==> run A <==
## vedic_mult8_reg
module vedic_mult8_reg (
  input  wire        clk,
  input  wire [7:0]  a,
  input  wire [7:0]  b,
  output reg  [15:0] p
);
  reg  [7:0]  a_q, b_q;
  wire [15:0] prod;
  bit_8_vedic u_mult (.in1(a_q), .in2(b_q), .out(prod));
  always @(posedge clk) begin
    a_q <= a;
    b_q <= b;
    p   <= prod;
  end
endmodule
==> flow/config.mk <==
export PLATFORM = sky130hd
export DESIGN_NAME = vedic_mult8_reg
export DESIGN_NICKNAME = vedic_mult8_reg
export VERILOG_FILES = /design/flow/design.v
export SDC_FILE = /design/flow/constraint.sdc
export NUM_CORES = 4
export LEC_CHECK = 0
export ABC_AREA = 1
export CAP_MARGIN = 35
export CORE_MARGIN = 7
export CORE_UTILIZATION = 30
export CTS_CLUSTER_DIAMETER = 278
export CTS_CLUSTER_SIZE = 100
export GPL_ROUTABILITY_DRIVEN = 1
export GPL_TIMING_DRIVEN = 1
export SLEW_MARGIN = 20
export TNS_END_PERCENT = 35
==> flow/constraint.sdc <==
create_clock -name core_clock -period 3.42 [get_ports {clk}]
set_input_delay 0.6840 -clock core_clock [delete_from_list [all_inputs] [get_ports {clk}]]
set_output_delay 0.6840 -clock core_clock [all_outputs]
set_load 0.01 [all_outputs]
run.sh (not shown) runs the stock make flow with config.mk's settings and CLKGATE_MAP_FILE=.
==> run M: changes against run A <==
- CORE_MARGIN: 7 -> 2
- CORE_UTILIZATION: 30 -> 66
- CTS_CLUSTER_DIAMETER: 278 -> not set
- CTS_CLUSTER_SIZE: 100 -> not set
- GPL_ROUTABILITY_DRIVEN: 1 -> not set
- GPL_TIMING_DRIVEN: 1 -> not set
- SETUP_SLACK_MARGIN: not set -> -0.32
- TNS_END_PERCENT: 35 -> not set
==> flow/constraint.sdc (replaced) <==
create_clock -name core_clock -period 4.4 [get_ports {clk}]
set_input_delay 0.8800 -clock core_clock [delete_from_list [all_inputs] [get_ports {clk}]]
set_output_delay 0.8800 -clock core_clock [all_outputs]
set_load 0.01 [all_outputs]
==> run C: changes against run A <==
- ABC_AREA: 1 -> not set
- CAP_MARGIN: 35 -> 5
- CORE_MARGIN: 7 -> 2
- CORE_UTILIZATION: 30 -> 72
- CTS_CLUSTER_DIAMETER: 278 -> not set
- CTS_CLUSTER_SIZE: 100 -> 15
- GPL_ROUTABILITY_DRIVEN: 1 -> not set
- GPL_TIMING_DRIVEN: 1 -> not set
- TNS_END_PERCENT: 35 -> not set
==> flow/constraint.sdc (replaced) <==
create_clock -name core_clock -period 2.87 [get_ports {clk}]
set_input_delay 0.5740 -clock core_clock [delete_from_list [all_inputs] [get_ports {clk}]]
set_output_delay 0.5740 -clock core_clock [all_outputs]
set_load 0.01 [all_outputs]
==> results <==
- Run M produced a layout that fails on setup timing. Run C never finished: it broke off in detailed placement (3_5_place_dp), error DPL-0033. Run A finished but fails on setup timing.
- Of run M and run A, run A has the higher clock power (gap about 40%, measured against run A).
- Total power: run M is smaller than run A (26%).
- Register-to-register slack: run M is higher than run A (0.79 ns).
- Of run A and run M, run A has the higher sequential power (gap about 27%, measured against run M).
- The lowest die size belongs to run C, the highest to run A.
- In run M the hold slack is higher than in run A, by 0.13 ns.
- Of run M and run A, run M has the higher utilization (gap 43 points).
- Between run M and run A, the lower clock-buffer cell count is in run A (gap 2).
- Maximum frequency: run A is higher than run M (about 4%).
==> figures <==
metric                                                                         run M                              run C                     run A
Status                                                      finished with violations          aborted with a tool error  finished with violations
Last stage reached                                                                 -  detailed placement (3_5_place_dp)                         -
Violated checks                                                         setup timing                                  -              setup timing
Fraction of area in registers                                                  0.148                                  -                     0.138
WP data arrival                                                              4.99 ns                                  -                   4.77 ns
Power attributed to the clock group                                           259 uW                                  -                    447 uW
Routed wl met2                                                               4240 um                                  -                   3350 um
Post-synthesis chip area from yosys                                        3440 um^2                          3250 um^2                 3440 um^2
Met2 Usage GRT                                                                 0.527                                  -                     0.182
R2r endpoint                                                                   p[15]                                  -                     p[14]
Sequential Power Share                                                         0.187                                  -                     0.178
#MultiIn Comb                                                                    276                                  -                       276
Final estimated routing congestion in global placement                         0.871                              0.874                     0.809
Maximum cell stage delay along the critical path                             0.43 ns                                  -                   0.51 ns
Reg area                                                                    649 um^2                                  -                  653 um^2
Netlist Area Pre-Place                                                     3440 um^2                          3250 um^2                 3440 um^2
Share of Yosys cell area claimed by the top area cell type                     0.240                              0.254                     0.240
Placed Instances                                                                 578                                  -                       664
Share of the core filled by cells before placement                             0.677                              0.745                     0.313
Type of the most critical hold path                           flip-flop to flip-flop                                  -    flip-flop to flip-flop
Post-Route M1 WL                                                             3230 um                                  -                   3520 um
Met3 GRT Util                                                                 0.0379                                  -                    0.0265
Power and IR drop assume default switching activity.
